==> flow/design.v (excerpt) <==
module top(
    input rst, clk,
    input [11:0] ar, ai, br, bi,
    output [23:0] Pi, Pr
);
Size: about 100 flip-flops.
clock: 3.86 ns
lec_check: 0
abc_area: 1
cap_margin: 20
core_margin: 2
core_utilization: 61
cts_cluster_size: 96
slew_margin: 20
run.sh (not shown) runs the stock make flow with config.mk's settings and CLKGATE_MAP_FILE=.
The first run completed and failed the layout checks on negative setup slack.
Rerun with:
Settings changed: ABC_AREA 1 to unset, CORE_UTILIZATION 61 to 50, CTS_CLUSTER_SIZE 96 to unset.
Clock period 3.86 ns to 6.62 ns, I/O delays scaled along.
The changed run finished with timing, DRC and antenna clean.
Design area falls by 14%.
Setup slack is better by 1.6 ns.
Synthesized cell count falls by 23%.
Sequential share of layout area rises by 2.7 points.
Worst hold slack is worse by 0.019 ns.
Die area rises by 14%.
Register-to-register slack is better by 2.0 ns.
Clock-buffer cell count stays the same.
Global-route usage falls by 6.5 points.
Rerun with:
Settings changed: CORE_UTILIZATION 50 to 66, CTS_CLUSTER_DIAMETER set to 51.
Clock period 6.62 ns to 5.51 ns, I/O delays scaled along.
Outcome:
- Now the flow produced a layout that fails on negative setup slack
- register-to-register slack loses 1.3 ns
- worst setup slack degrades by 1.0 ns
- synthesized cell count does not change
- count of clock-buffer cells in the layout grows by 1
- wire length is higher by 60%
- synthesized area stays the same
- sequential share of layout area came out lower by 2.4 points
- first-iteration DRC count rose to 3.6 times its value
- final cell count goes up by 2.2%
Rerun with:
Settings changed: CORE_UTILIZATION 66 to 40, CTS_CLUSTER_DIAMETER 51 to unset.
Clock period 5.51 ns to 7.0 ns, I/O delays scaled along.
The changed run went through all stages and came out clean. Global-route usage went down by 23 points. Via count is lower by about 28%. Clock skew is about the same. Synthesized area is unchanged. Critical path depth is higher by 2.
Rerun with:
Settings changed: CORE_UTILIZATION 40 to 63, CTS_CLUSTER_DIAMETER set to 270, CTS_CLUSTER_SIZE set to 98, PLACE_DENSITY set to 0.87, SETUP_SLACK_MARGIN set to -0.7, TNS_END_PERCENT set to 15.
The changed run went through all stages and came out clean.
Register-to-register slack is worse by 0.25 ns.
Hold slack is about the same.
Critical path depth is higher by 2.
Worst setup slack is worse by 0.15 ns.
Wire length is higher by 3.8%.
Fmax is lower by 2.2%.

* * *

Setup of v6:
top again, from the RTL that the note above started with.
## top
module top(
    input rst, clk,
    input [11:0] ar, ai, br, bi,
    output [23:0] Pi, Pr
);
export LEC_CHECK = 0
export ABC_AREA = 1
export CAP_MARGIN = 20
export CELL_PAD_IN_SITES_DETAIL_PLACEMENT = 1
export CELL_PAD_IN_SITES_GLOBAL_PLACEMENT = 3
export CORE_MARGIN = 4
export CORE_UTILIZATION = 54
export CTS_CLUSTER_DIAMETER = 303
export CTS_CLUSTER_SIZE = 81
export GPL_TIMING_DRIVEN = 1
export HOLD_SLACK_MARGIN = 0.19
export MIN_ROUTING_LAYER = met2
export PLACE_DENSITY_LB_ADDON = 0.1
export SETUP_SLACK_MARGIN = 0.52
export SLEW_MARGIN = 25
export TNS_END_PERCENT = 40
create_clock -name core_clock -period 4.86 [get_ports {clk}]
The flow ended early for v6: it failed with a tool error in global placement without I/O (3_1_place_gp_skip_io).
Setup changes, v6 to v7
- TNS_END_PERCENT no longer set, was 40
- HOLD_SLACK_MARGIN no longer set, was 0.19
- CTS_CLUSTER_SIZE no longer set, was 81
- SETUP_SLACK_MARGIN no longer set, was 0.52
- CTS_CLUSTER_DIAMETER no longer set, was 303
- SLEW_MARGIN now 20, was 25
- MAX_ROUTING_LAYER now met4, previously not set
- CELL_PAD_IN_SITES_DETAIL_PLACEMENT no longer set, was 1
- CORE_MARGIN now 5, was 4
- PLACE_DENSITY_LB_ADDON no longer set, was 0.1
- ABC_AREA no longer set, was 1
- CORE_UTILIZATION now 40, was 54
- GPL_TIMING_DRIVEN no longer set, was 1
- MIN_ROUTING_LAYER no longer set, was met2
- CELL_PAD_IN_SITES_GLOBAL_PLACEMENT no longer set, was 3
- the clock period (ns, I/O delays scaled along) now 7.0, was 4.86
[summary]
v7: all stages complete, timing, DRC and antenna checks passed. On area fraction in mux cells, the lower figure sits with v6, not v7. Overall die area: v7 vs v6 up 28%. Synthesized-area fraction occupied by xor and xnor cells in v7 is 1.4 points higher than in v6. Sort v6 and v7 by count of different cell masters after synthesis, descending, and v7 comes first. The net count entering floorplan reported for v7 is smaller than that of v6 by 20%. Adder and majority cell fraction of the synthesized area delta for v7 relative to v6: 1.8 points higher. The synthesized cell count of v7 is lower than that of v6. Diff v6 and v7: die height lower in v6. v7 has area after synthesis below what v6 had.

* * *

JK:
Starting RTL as in the previous note.
export LEC_CHECK = 0
export ABC_AREA = 1
export CAP_MARGIN = 20
export CELL_PAD_IN_SITES_GLOBAL_PLACEMENT = 3
export CORE_MARGIN = 2
export CORE_UTILIZATION = 17
export PLACE_DENSITY_LB_ADDON = 0.05
export SETUP_SLACK_MARGIN = 0.58
export SLEW_MARGIN = 20
export TNS_END_PERCENT = 55
create_clock -name core_clock -period 5.28 [get_ports {clk}]
From the logs: JK reached the end of the flow and failed the layout checks with negative setup slack.
## Diff of input files: MS against JK
- changing SETUP_SLACK_MARGIN from 0.58 to -0.19
- setting CTS_CLUSTER_SIZE to 91 for the first time
- setting CTS_CLUSTER_DIAMETER to 233 for the first time
==> comparison <==
- Finished, but not clean: MS, with negative setup slack.
- Cmp MS vs JK: met3 usage in global routing higher in MS
- Combined flip-flop and latch cell area: MS vs JK — no meaningful difference
- Summary of MS over JK: critical path depth fell 5, final tally of hold violations about even.

* * *

== wip/zinc ==
Starting RTL as in the previous note.
## top
module top(
    input rst, clk,
    input [11:0] ar, ai, br, bi,
    output [23:0] Pi, Pr
);
clock: 2.19 ns
lec_check: 0
abc_area: 1
cap_margin: 40
core_margin: 2
core_utilization: 72
cts_cluster_diameter: 391
cts_cluster_size: 13
slew_margin: 20
tns_end_percent: 5
wip/zinc: aborted in global routing (tool error)
Edits applied to the flow inputs when going from wip/zinc to wip/onyx:
Settings: CAP_MARGIN now 0, was 40; SETUP_SLACK_MARGIN now 0.22, previously not set; PLACE_DENSITY_LB_ADDON now 0.14, previously not set.
--- outcome ---
wip/onyx: DPL-0038 in clock tree synthesis -> run aborted
wip/zinc never completed, since it errored out during global routing.
Compared with wip/zinc, wip/onyx shows a lower final estimated routing congestion in global placement.
Looking at wip/onyx and wip/zinc, the instance count after placement with tap cells included is a wash.
wip/onyx and wip/zinc ended up with nearly the same async set-reset flop share out of synthesis.
wip/zinc -> wip/onyx: post-synth design cell area delta 0, exact match
wip/zinc -> wip/onyx: area share of xor/xnor cells in the synthesized design delta 0, exact match
Compared with wip/zinc, in wip/onyx overall chip area now sits at about the same level, placeable core area shows no meaningful change, pre-CTS worst setup slack -0.084 ns, post-synth area from yosys stat stayed essentially flat, number of core rows now sits at about the same level.
### wip/onyx -> wip/quartz
Settings: CAP_MARGIN now 40, was 0; CTS_CLUSTER_DIAMETER no longer set, was 391; ABC_AREA no longer set, was 1; TNS_END_PERCENT no longer set, was 5; CTS_CLUSTER_SIZE no longer set, was 13; SETUP_SLACK_MARGIN no longer set, was 0.22; PLACE_DENSITY_LB_ADDON no longer set, was 0.14; the clock period (ns, I/O delays scaled along) now 3.75, was 2.19.
Notes after the runs:
- Setup slack after placement: wip/quartz > wip/onyx
- wip/quartz against wip/onyx: fraction of the mapped netlist area in simple logic gates fell by 12 points, gate count after technology mapping lost 368, number of cells after detailed placement now smaller.
- wip/quartz did not finish; a tool error ended it in clock tree synthesis.
Here is what was changed in the inputs of wip/garnet compared with wip/quartz.
Settings: swapping 40 for 20 in CAP_MARGIN; swapping 72 for 17 in CORE_UTILIZATION; swapping 3.75 for 7.64 in the clock period (ns, I/O delays scaled along).
Findings:
Among wip/quartz and wip/garnet, a clean, completed layout was produced by wip/garnet alone. Between wip/quartz and wip/garnet, the difference in post-synthesis register bit count is negligible. [wip/garnet] global placement routability congestion fell 12% relative to wip/quartz. Compared with wip/quartz, vertical die size in wip/garnet increased by more than 100%.

* * *

The RTL this note starts from:
==> flow/design.v <==
module control_unit(
    input clk, rst,
    output reg a_sel, b_sel, PP1_CE, PP2_CE, add, PR_CE, PI_CE
);
    parameter S1 = 3'b001,
              S2 = 3'b010,
              S3 = 3'b011,
              S4 = 3'b100,
              S5 = 3'b101;
    reg [2:0] state, next;
    always @(posedge clk or posedge rst) begin
        if (rst)
            state <= S1;
        else
            state <= next;
    end
    always @(*) begin
        next = S1;
        PP1_CE = 0;
        PP2_CE = 0;
        add = 0;
        PR_CE = 0;
        PI_CE = 0;
        a_sel = 0;
        b_sel = 0;
        case (state) 
            S1: begin
					if(!rst)
                next = S2;
                PP1_CE = 1;
            end
            S2: begin
                next = S3;
                a_sel = 1;
                b_sel = 1;					 
                PP2_CE = 1;
            end
            S3: begin
                next = S4;
                b_sel = 1;
                PP1_CE = 1;					
                add = 1;
                PR_CE = 1;
            end
            S4: begin
                next = S5;
                a_sel = 1;
                PP2_CE = 1;
            end
            S5: begin
                next = S1;
                PI_CE = 1;
            end
        endcase
    end
endmodule
module datapath(
    input clk, rst,
    input a_sel, b_sel, PP1_CE, PP2_CE, add, PR_CE, PI_CE,
    input [11:0] ar, ai, br, bi,
    output reg [23:0] Pr, Pi
);
    wire [11:0] a_mux, b_mux;
    reg [23:0] PP1, PP2, PPs;
    wire [23:0] pro;
    assign a_mux = a_sel ? ai : ar;
    assign b_mux = b_sel ? bi : br;
    assign pro = a_mux * b_mux;  
    always @(posedge clk or posedge rst) begin
        if (rst) begin
            PP1 <= 0;
            PP2 <= 0;
        end else begin
            if (PP1_CE) 
                PP1 <= pro;
            if (PP2_CE) 
                PP2 <= pro;
        end
    end
    always @(*) begin
        if (!add)
            PPs = PP1 + PP2;
        else
            PPs = PP1 - PP2;
    end
    always @(posedge clk or posedge rst) begin
        if (rst) begin
            Pr <= 0;
            Pi <= 0;
        end else begin
            if (PR_CE) 
                Pr <= PPs;
            if (PI_CE) 
                Pi <= PPs;
        end
    end
endmodule
module top(
    input rst, clk,
    input [11:0] ar, ai, br, bi,
    output [23:0] Pi, Pr
);
    wire PP1_CE, PP2_CE, a_sel, b_sel, add, PI_CE, PR_CE;
    control_unit uut1(
        .clk(clk),
        .rst(rst),
        .a_sel(a_sel),
        .b_sel(b_sel),
        .PP1_CE(PP1_CE),
        .PP2_CE(PP2_CE),
        .add(add),
        .PR_CE(PR_CE),
        .PI_CE(PI_CE)
    );
    datapath uut2(
        .clk(clk),
        .rst(rst),
        .a_sel(a_sel),
        .b_sel(b_sel),
        .PP1_CE(PP1_CE),
        .PP2_CE(PP2_CE),
        .add(add),
        .PR_CE(PR_CE),
        .PI_CE(PI_CE),
        .ar(ar),
        .ai(ai),
        .br(br),
        .bi(bi),
        .Pr(Pr),
        .Pi(Pi)
    );
endmodule
clock: 3.86 ns
lec_check: 0
abc_area: 1
cap_margin: 20
core_margin: 2
core_utilization: 69
cts_cluster_diameter: 336
cts_cluster_size: 96
place_density: 0.37
slew_margin: 20
The first run stopped in 5_1_grt with GRT-0232.
Edit:
- ABC_AREA: 1 -> default
- CORE_UTILIZATION: 69 -> 66
- CTS_CLUSTER_DIAMETER: 336 -> default
- CTS_CLUSTER_SIZE: 96 -> default
- PLACE_DENSITY: 0.37 -> default
- clock period: 3.86 -> 5.48 ns (I/O delays scaled with it)
Effect: This time the run completed, yet does not pass: setup timing. Die area falls by 1.8%. Synthesized area falls by 6.1%. Synthesized cell count came out lower by 23%.
Edit:
- CORE_UTILIZATION: 66 -> 63
- CTS_CLUSTER_DIAMETER: default -> 270
- CTS_CLUSTER_SIZE: default -> 98
- clock period: 5.48 -> 7.0 ns (I/O delays scaled with it)
What happened: Now the flow finished with timing, DRC and antenna clean; cell count drops by a little under a tenth; flip-flop count stays the same; via count went down by a quarter to a third; critical path depth fell by 2; worst setup slack gains 1.4 ns; die area climbs by a few percent; synthesized area stays the same.
Edit:
- ABC_AREA: default -> 1
- CORE_MARGIN: 2 -> 5
- CORE_UTILIZATION: 63 -> 31
- CTS_CLUSTER_DIAMETER: 270 -> default
- CTS_CLUSTER_SIZE: 98 -> 39
- GPL_ROUTABILITY_DRIVEN: default -> 0
- MAX_ROUTING_LAYER: default -> met4
- MIN_ROUTING_LAYER: default -> met2
- SETUP_SLACK_MARGIN: default -> 2.01
- SLEW_MARGIN: 20 -> 10
- TNS_END_PERCENT: default -> 50
After rerunning: The changed run completed without violations. Setup slack improved by 1.0 ns. Clock-buffer cell count went down by 2. Routed wire length went up by about a fifth.
Edit:
- ABC_AREA: 1 -> default
- CORE_MARGIN: 5 -> 2
- CORE_UTILIZATION: 31 -> 58
- CTS_CLUSTER_DIAMETER: default -> 361
- CTS_CLUSTER_SIZE: 39 -> 21
- GPL_ROUTABILITY_DRIVEN: 0 -> default
- MAX_ROUTING_LAYER: met4 -> default
- MIN_ROUTING_LAYER: met2 -> default
- SETUP_SLACK_MARGIN: 2.01 -> default
- SLEW_MARGIN: 10 -> 20
- TNS_END_PERCENT: 50 -> default
Result: Clock-buffer cell count is unchanged. Worst setup slack gets worse by 1.2 ns. Non-clock buffer count decreases by 76. Critical path depth stays the same. Synthesized area decreases by 6.1%. Via count decreases by 41%. Routed wire length decreases by 19%.
Edit:
- CORE_UTILIZATION: 58 -> 40
- CTS_CLUSTER_DIAMETER: 361 -> default
- CTS_CLUSTER_SIZE: 21 -> default
- clock period: 7.0 -> 6.62 ns (I/O delays scaled with it)
What happened: Setup slack is better by 0.0058 ns. Routed wire length rises by 0.98%. Global-route usage falls by 8.7 points. Design area rises by about 3.2%. Non-clock buffer count rises by 30. Synthesized area is unchanged. Clock skew hardly moves. Clock-buffer cell count falls by 2. Via count falls by about 1.1%.

* * *

// top: RTL as listed in full above, without the edits since
==> flow/config.mk <==
export PLATFORM = sky130hd
export DESIGN_NAME = top
export DESIGN_NICKNAME = top
export VERILOG_FILES = /design/flow/design.v
export SDC_FILE = /design/flow/constraint.sdc
export NUM_CORES = 4
export LEC_CHECK = 0
export ABC_AREA = 1
export CAP_MARGIN = 0
export CORE_ASPECT_RATIO = 1.95
export CORE_MARGIN = 2
export CORE_UTILIZATION = 72
export CTS_CLUSTER_DIAMETER = 391
export CTS_CLUSTER_SIZE = 95
export PLACE_DENSITY = 0.36
export SLEW_MARGIN = 20
==> flow/constraint.sdc <==
create_clock -name core_clock -period 2.19 [get_ports {clk}]
set_input_delay 0.4380 -clock core_clock [delete_from_list [all_inputs] [get_ports {clk}]]
set_output_delay 0.4380 -clock core_clock [all_outputs]
set_load 0.01 [all_outputs]
The baseline did not get past 4_1_cts (DPL-0038).
==> next run, changes <==
CAP_MARGIN = 20   (was 0)
CORE_ASPECT_RATIO = default   (was 1.95)
CTS_CLUSTER_DIAMETER = default   (was 391)
CTS_CLUSTER_SIZE = 99   (was 95)
PLACE_DENSITY = 0.43   (was 0.36)
clock period = 5.52 ns   (was 2.19 ns; I/O delays follow)
- This time the run failed in 5_1_grt
- synthesized area stays the same
- die size decreases by 0.33%
- synthesized cell count stays the same
==> next run, changes <==
ABC_AREA = default   (was 1)
CTS_CLUSTER_DIAMETER = 391   (was default)
CTS_CLUSTER_SIZE = default   (was 99)
PLACE_DENSITY = default   (was 0.43)
clock period = 2.19 ns   (was 5.52 ns; I/O delays follow)
Result: With this change the flow aborted during 4_1_cts with DPL-0038. Die area falls by 5.9%. Area after synthesis falls by 6.1%. Synthesized cell count falls by 23%.
